// calculator
module calculator(
	input newkey,
	input [4:0] keycode,
	input clk,
	input rst,
	output reg [19:0] x,
	output reg led							 
	);
For scale: about 42 flip-flops, ~16000 um^2 of cells after synthesis.
clock: 5.61 ns
lec_check: 0
cap_margin: 20
core_margin: 3
core_utilization: 45
cts_cluster_size: 10
place_density: 0.74
setup_slack_margin: 0.31
slew_margin: 20
run.sh (not shown) runs the stock make flow with config.mk's settings and CLKGATE_MAP_FILE=.
The starting point completed and failed the layout checks on negative setup slack.
Then changed:
Settings changed: CORE_MARGIN 3 to 2, CORE_UTILIZATION 45 to 40, CTS_CLUSTER_SIZE 10 to unset, PLACE_DENSITY 0.74 to unset, SETUP_SLACK_MARGIN 0.31 to unset.
Clock period 5.61 ns to 10.0 ns, I/O delays scaled along.
The changed run ran to the end with no violations.
Synthesized area is unchanged.
Non-clock buffer count went down by 268.
Hold slack degrades by 0.15 ns.
Sequential power shrinks by 38%.
Critical path depth came out lower by 2.
Register-to-register slack gets better by 3.4 ns.
Worst setup slack improves by 3.4 ns.
Clock power went down by 46%.
Global-route usage is lower by 2.1 points.
Via count shrinks by 9.4%.
Then changed:
Clock period 10.0 ns to 10.6 ns, I/O delays scaled along.
Outcome:
- setup slack improves by 0.64 ns
- power is lower by a few percent
- via count went up slightly
- critical path depth stays the same
- register-to-register slack is better by 0.64 ns
- hold slack hardly moves
- clock skew hardly moves
- synthesized area is unchanged
- routed wire length grows slightly
- sequential share of layout area barely changes
Then changed:
Settings changed: CORE_UTILIZATION 40 to 70, CTS_CLUSTER_DIAMETER set to 32.
Clock period 10.6 ns to 6.74 ns, I/O delays scaled along.
With this change the flow finished but fails on negative setup slack.
Worst hold slack improves by 0.058 ns.
Count of clock-buffer cells in the layout does not change.
Synthesized cell count is unchanged.
Area after synthesis does not change.
Die size shrinks by 42%.
Maximum frequency grows by 11%.

* * *

calculator again, from the RTL that the note above started with.
==> flow/design.v (excerpt) <==
module calculator(
	input newkey,
	input [4:0] keycode,
	input clk,
	input rst,
	output reg [19:0] x,
	output reg led							 
	);
	localparam PLUS = 1'd0;					 
	localparam TIMES = 1'd1;				 
	localparam CLEAR20 = 20'd0;				 
	localparam CLEAR2 = 2'd0;				 
	localparam CLEAR1 = 1'd0;				 
	reg [19:0] y;
	reg op;
	reg [19:0] nextX;
	reg [19:0] nextY;
	reg nextOp;
	reg nextLED;
	reg [2:0] select;
	wire [19:0] sum;
	wire [19:0] product;
	wire [19:0] result;
	wire [19:0] ovp;						 
	wire ovs;								 
	always @ (posedge clk)
		begin
			if (rst)
				begin
					x <= CLEAR20;
					y <= CLEAR20;
					op <= CLEAR1;
					led <= CLEAR1;
				end
			else
				begin
					x <= nextX;
					y <= nextY;
					op <= nextOp;
					led <= nextLED;
				end
		end
  always @ (select, x, y, op, led, result, ovp, ovs, keycode)
		case(select)
			3'd0:						 
				begin
              		nextX = x;
					nextY = y;
					nextOp = op;
					nextLED = led;
				end
			3'd1:						 
				begin
              		nextX = CLEAR20;
					nextY = x;
					nextOp = PLUS;
					nextLED = CLEAR1;
				end
			3'd2:						 
				begin
              		nextX = CLEAR20;
					nextY = x;
					nextOp = TIMES;
					nextLED = CLEAR1;
				end
			3'd3:						 
				begin
              		nextX = result;
					nextY = y;
					nextOp = op;
					nextLED = op ? (ovp != 0) : ovs;
				end	
			3'd4:						 
				begin
  ...
make LEC_CHECK=0 CAP_MARGIN=20 CORE_MARGIN=2 CORE_UTILIZATION=72 CTS_CLUSTER_SIZE=100 PLACE_DENSITY_LB_ADDON=0.0 SETUP_SLACK_MARGIN=0.37 SLEW_MARGIN=20 TNS_END_PERCENT=5 finish   # period 5.61 ns
The starting point ran to the end with violations: negative setup slack.
==> next run, changes <==
--- a/flow/config.mk
+++ b/flow/config.mk
@@ -10,5 +10,4 @@
 export CORE_UTILIZATION = 72
-export CTS_CLUSTER_SIZE = 100
-export PLACE_DENSITY_LB_ADDON = 0.0
-export SETUP_SLACK_MARGIN = 0.37
+export CTS_CLUSTER_DIAMETER = 181
+export PLACE_DENSITY_LB_ADDON = 0.01
 export SLEW_MARGIN = 20
==> flow/constraint.sdc (replaced) <==
create_clock -name core_clock -period 6.12 [get_ports {clk}]
set_input_delay 1.2240 -clock core_clock [delete_from_list [all_inputs] [get_ports {clk}]]
set_output_delay 1.2240 -clock core_clock [all_outputs]
set_load 0.01 [all_outputs]
After rerunning: The changed run completed and failed the layout checks on negative setup slack; flip-flop count stays the same; total power drops by roughly a tenth; die size does not change; cell area stays flat; worst hold slack improved by 0.027 ns; sequential power drops by roughly a tenth; via count drops by a few percent.
==> next run, changes <==
--- a/flow/config.mk
+++ b/flow/config.mk
@@ -9,6 +9,3 @@
 export CORE_MARGIN = 2
-export CORE_UTILIZATION = 72
-export CTS_CLUSTER_DIAMETER = 181
-export PLACE_DENSITY_LB_ADDON = 0.01
+export CORE_UTILIZATION = 40
 export SLEW_MARGIN = 20
-export TNS_END_PERCENT = 5
==> flow/constraint.sdc (replaced) <==
create_clock -name core_clock -period 7.87 [get_ports {clk}]
set_input_delay 1.5740 -clock core_clock [delete_from_list [all_inputs] [get_ports {clk}]]
set_output_delay 1.5740 -clock core_clock [all_outputs]
set_load 0.01 [all_outputs]
The changed run completed with no timing, DRC or antenna violations.
Critical path depth grows by 1.
Power fell by 28%.
Utilization shrinks by 43 points.
Cell count came out higher by 1.4%.
Die area rose by 78%.
==> next run, changes <==
--- a/flow/config.mk
+++ b/flow/config.mk
@@ -9,3 +9,3 @@
 export CORE_MARGIN = 2
-export CORE_UTILIZATION = 40
+export CORE_UTILIZATION = 72
 export SLEW_MARGIN = 20
==> flow/constraint.sdc (replaced) <==
create_clock -name core_clock -period 12.2 [get_ports {clk}]
set_input_delay 2.4400 -clock core_clock [delete_from_list [all_inputs] [get_ports {clk}]]
set_output_delay 2.4400 -clock core_clock [all_outputs]
set_load 0.01 [all_outputs]
Effect:
- The new run passed the timing, DRC and antenna checks
- cell area went down by 4.1%
- sequential share of layout area went up by 0.20 points
- routed wire length went down by about 8%
- clock power went down by 54%
- total power went down by 42%
- fmax went down by about 3%
- sequential power went down by about 30%
Power is estimated from default activity; no workload was simulated.
